==> v18 <==
Design ARM, start of the top module:
module ARM (
  input         clk,
  input         rst,
  output [31:0] IMEM_ADDR,
  input  [31:0] IMEM_DATA,
  output        SRAM_WE_N,
  output [16:0] SRAM_ADDR,
  output [31:0] SRAM_DQ_OUT,
  input  [31:0] SRAM_DQ_IN
);
  wire [3:0] SW = 4'b1000;
  wire branch_taken, s, WB_en, hazard, SRAM_freeze;
  wire [1:0] sel_src_1, sel_src_2;
  wire [3:0] status_bits, WB_dest, src_1, src_2, forwarding_src_1, forwarding_src_2;
  wire [31:0] branch_address, WB_value, MEM_alu_res_in;
  wire [31:0] IF_pc_out, IF_instruction_out;
  IF_Stage if_stage (
    .clk(clk),
    .rst(rst),
    .freeze(hazard | ~SRAM_freeze),
    .branch_taken(branch_taken),
    .branch_addr(branch_address),
    .instruction_in(IMEM_DATA),
    .pc(IF_pc_out),
    .instruction_address(IMEM_ADDR),
    .instruction(IF_instruction_out)
  );
  wire [31:0] ID_pc_in, ID_instruction_in;
  IF_Stage_Reg if_stage_reg (
    .clk(clk),
    .rst(rst),
    .freeze(hazard | ~SRAM_freeze),
    .flush(branch_taken),
    .pc_in(IF_pc_out),
    .instruction_in(IF_instruction_out),
    .pc_out(ID_pc_in),
    .instruction_out(ID_instruction_in)
  );
  wire ID_two_src, ID_imm, ID_MEM_r_en, ID_MEM_w_en, ID_WB_enable, ID_s, ID_b;
  wire [3:0] ID_dest, ID_exec_cmd;
  wire [11:0] ID_shift_operand;
  wire [23:0] ID_signed_immed_24;
  wire [31:0] ID_pc_out, ID_val_rm, ID_val_rn;
  ID_Stage id_stage (
  ...
clock: 20.0 ns
lec_check: 0
abc_area: 0
cap_margin: 40
cell_pad_in_sites_detail_placement: 0
cell_pad_in_sites_global_placement: 2
core_aspect_ratio: 0.67
core_margin: 2
core_utilization: 71
cts_cluster_size: 40
gpl_timing_driven: 0
hold_slack_margin: 0.15
min_routing_layer: met2
place_density_lb_addon: 0.23
setup_slack_margin: 1.0
slew_margin: 5
tns_end_percent: 80
run.sh (not shown) runs the stock make flow with config.mk's settings and CLKGATE_MAP_FILE=.
==> v7 (differences from v18) <==
==> flow/config.mk (replaced) <==
export PLATFORM = sky130hd
export DESIGN_NAME = ARM
export DESIGN_NICKNAME = ARM
export VERILOG_FILES = /design/flow/design.v
export SDC_FILE = /design/flow/constraint.sdc
export NUM_CORES = 4
export LEC_CHECK = 0
export CAP_MARGIN = 40
export CORE_MARGIN = 2
export CORE_UTILIZATION = 45
export SETUP_SLACK_MARGIN = 1.0
export SLEW_MARGIN = 30
==> flow/constraint.sdc (replaced) <==
create_clock -name core_clock -period 11.8 [get_ports {clk}]
set_input_delay 2.3600 -clock core_clock [delete_from_list [all_inputs] [get_ports {clk}]]
set_output_delay 2.3600 -clock core_clock [all_outputs]
set_load 0.01 [all_outputs]
==> results.cfg <==
; yosys + openroad results
[floorplan]
rows = 83
die_w_um = 345
core_area_mm2 = 0.0770
fp_util_pct = 72.1
die_area_mm2 = 0.0804
die_y_um = 233

[outcome]
lastStage = 3_1_place_gp_skip_io
status = did not finish
stop_error = [ERROR FLW-0024] Place density exceeds 1.0 (current PLACE_DENSITY_LB_ADDON =  0.23). Please check if the value of  PLACE_DENSITY_LB_ADDON is between 0 and 0.99.

[yosys]
most_common_cell = nand2_1
(the above is from v18)
==> results.cfg <==
; synthesis and place-and-route metrics
[sta]
clock_skew_ns = 0.0806
fin_ws_ns = -1.79
setup_tns_ns = -6.92
setup_violations = 4

[place]
placed_area_mm2 = 0.0677

[floorplan]
fp_util_pct = 45.5
core_area_mm2 = 0.122
die_y_um = 355

[outcome]
violatedChecks = negative setup slack
status = failed layout checks

[route]
wl_um = 281000
wl_met3_um = 28300

[critical_path]
critPathCaptureType = register
(the above is from v7)


==> inputs of trial 88 <==
Starting RTL as in the previous note.
export LEC_CHECK = 0
export CAP_MARGIN = 40
export CORE_MARGIN = 2
export CORE_UTILIZATION = 40
export SETUP_SLACK_MARGIN = 5.0
export SLEW_MARGIN = 30
create_clock -name core_clock -period 19.0 [get_ports {clk}]
==> inputs of build 65, as changes to trial 88 <==
- CORE_UTILIZATION: 40 -> 58
- SETUP_SLACK_MARGIN: 5.0 -> unset
- TNS_END_PERCENT: unset -> 5
==> flow/constraint.sdc (replaced) <==
create_clock -name core_clock -period 13.9 [get_ports {clk}]
set_input_delay 2.7800 -clock core_clock [delete_from_list [all_inputs] [get_ports {clk}]]
set_output_delay 2.7800 -clock core_clock [all_outputs]
set_load 0.01 [all_outputs]
==> inputs of trial 72, as changes to trial 88 <==
- ABC_AREA: unset -> 1
- CAP_MARGIN: 40 -> 5
- CELL_PAD_IN_SITES_DETAIL_PLACEMENT: unset -> 0
- CORE_UTILIZATION: 40 -> 70
- CTS_CLUSTER_DIAMETER: unset -> 263
- CTS_CLUSTER_SIZE: unset -> 65
- GPL_ROUTABILITY_DRIVEN: unset -> 1
- GPL_TIMING_DRIVEN: unset -> 1
- HOLD_SLACK_MARGIN: unset -> -0.03
- MAX_ROUTING_LAYER: unset -> met4
- PLACE_DENSITY: unset -> 0.65
- SETUP_SLACK_MARGIN: 5.0 -> unset
- SLEW_MARGIN: 30 -> 25
==> flow/constraint.sdc (replaced) <==
create_clock -name core_clock -period 10.6 [get_ports {clk}]
set_input_delay 2.1200 -clock core_clock [delete_from_list [all_inputs] [get_ports {clk}]]
set_output_delay 2.1200 -clock core_clock [all_outputs]
set_load 0.01 [all_outputs]
==> impl_summary.log <==
[metrics] run summary
[metrics] Last stage: 5_1_grt
[metrics] distinct cell type count of the synthesized netlist: ~67
[metrics] result of the run: stopped before the end
[metrics] core region area: approximately 80000 sq um
[metrics] Error: [ERROR GRT-0232] Routing congestion too high. Check the congestion heatmap in the GUI.
[metrics] floorplan-stage core utilization: a little over two thirds
[metrics] quantity of gates resized following cts: roughly 400
[metrics] total standard cell area after synthesis: roughly 57000 sq um
# the run above: trial 72

==> impl_summary.log <==
[report] implementation figures
[metrics] Worst Setup Slack, final: -1040 ps
[metrics] quantity of gates resized following cts: around 150
[metrics] overall routing resource usage: 54.0%
[metrics] SO Faults: negative setup slack
[metrics] result of the run: failed layout checks
[metrics] final setup fails: 4
[metrics] core region area: around 95000 sq um
[metrics] total standard cell area after synthesis: 55500 sq um
[metrics] floorplan-stage core utilization: between 50% and 60%
[metrics] distinct cell type count of the synthesized netlist: just over 100
# the run above: build 65

==> impl_summary.log <==
[report] implementation figures
[metrics] Yosys Chip Area: between 50000 and 60000 sq um
[metrics] floorplan-stage core utilization: between 40% and 50%
[metrics] distinct cell type count of the synthesized netlist: between 100 and 150
[metrics] total standard cell area after synthesis: 55500 sq um
[metrics] average cell area after synthesis: around 8.2 sq um
[metrics] core region area: approximately 140000 sq um
[metrics] result of the run: timing/DRC/antenna clean
[metrics] quantity of gates resized following cts: 127
[metrics] Synth Flop Type: sky130_fd_sc_hd__dfrtn_1
# the run above: trial 88

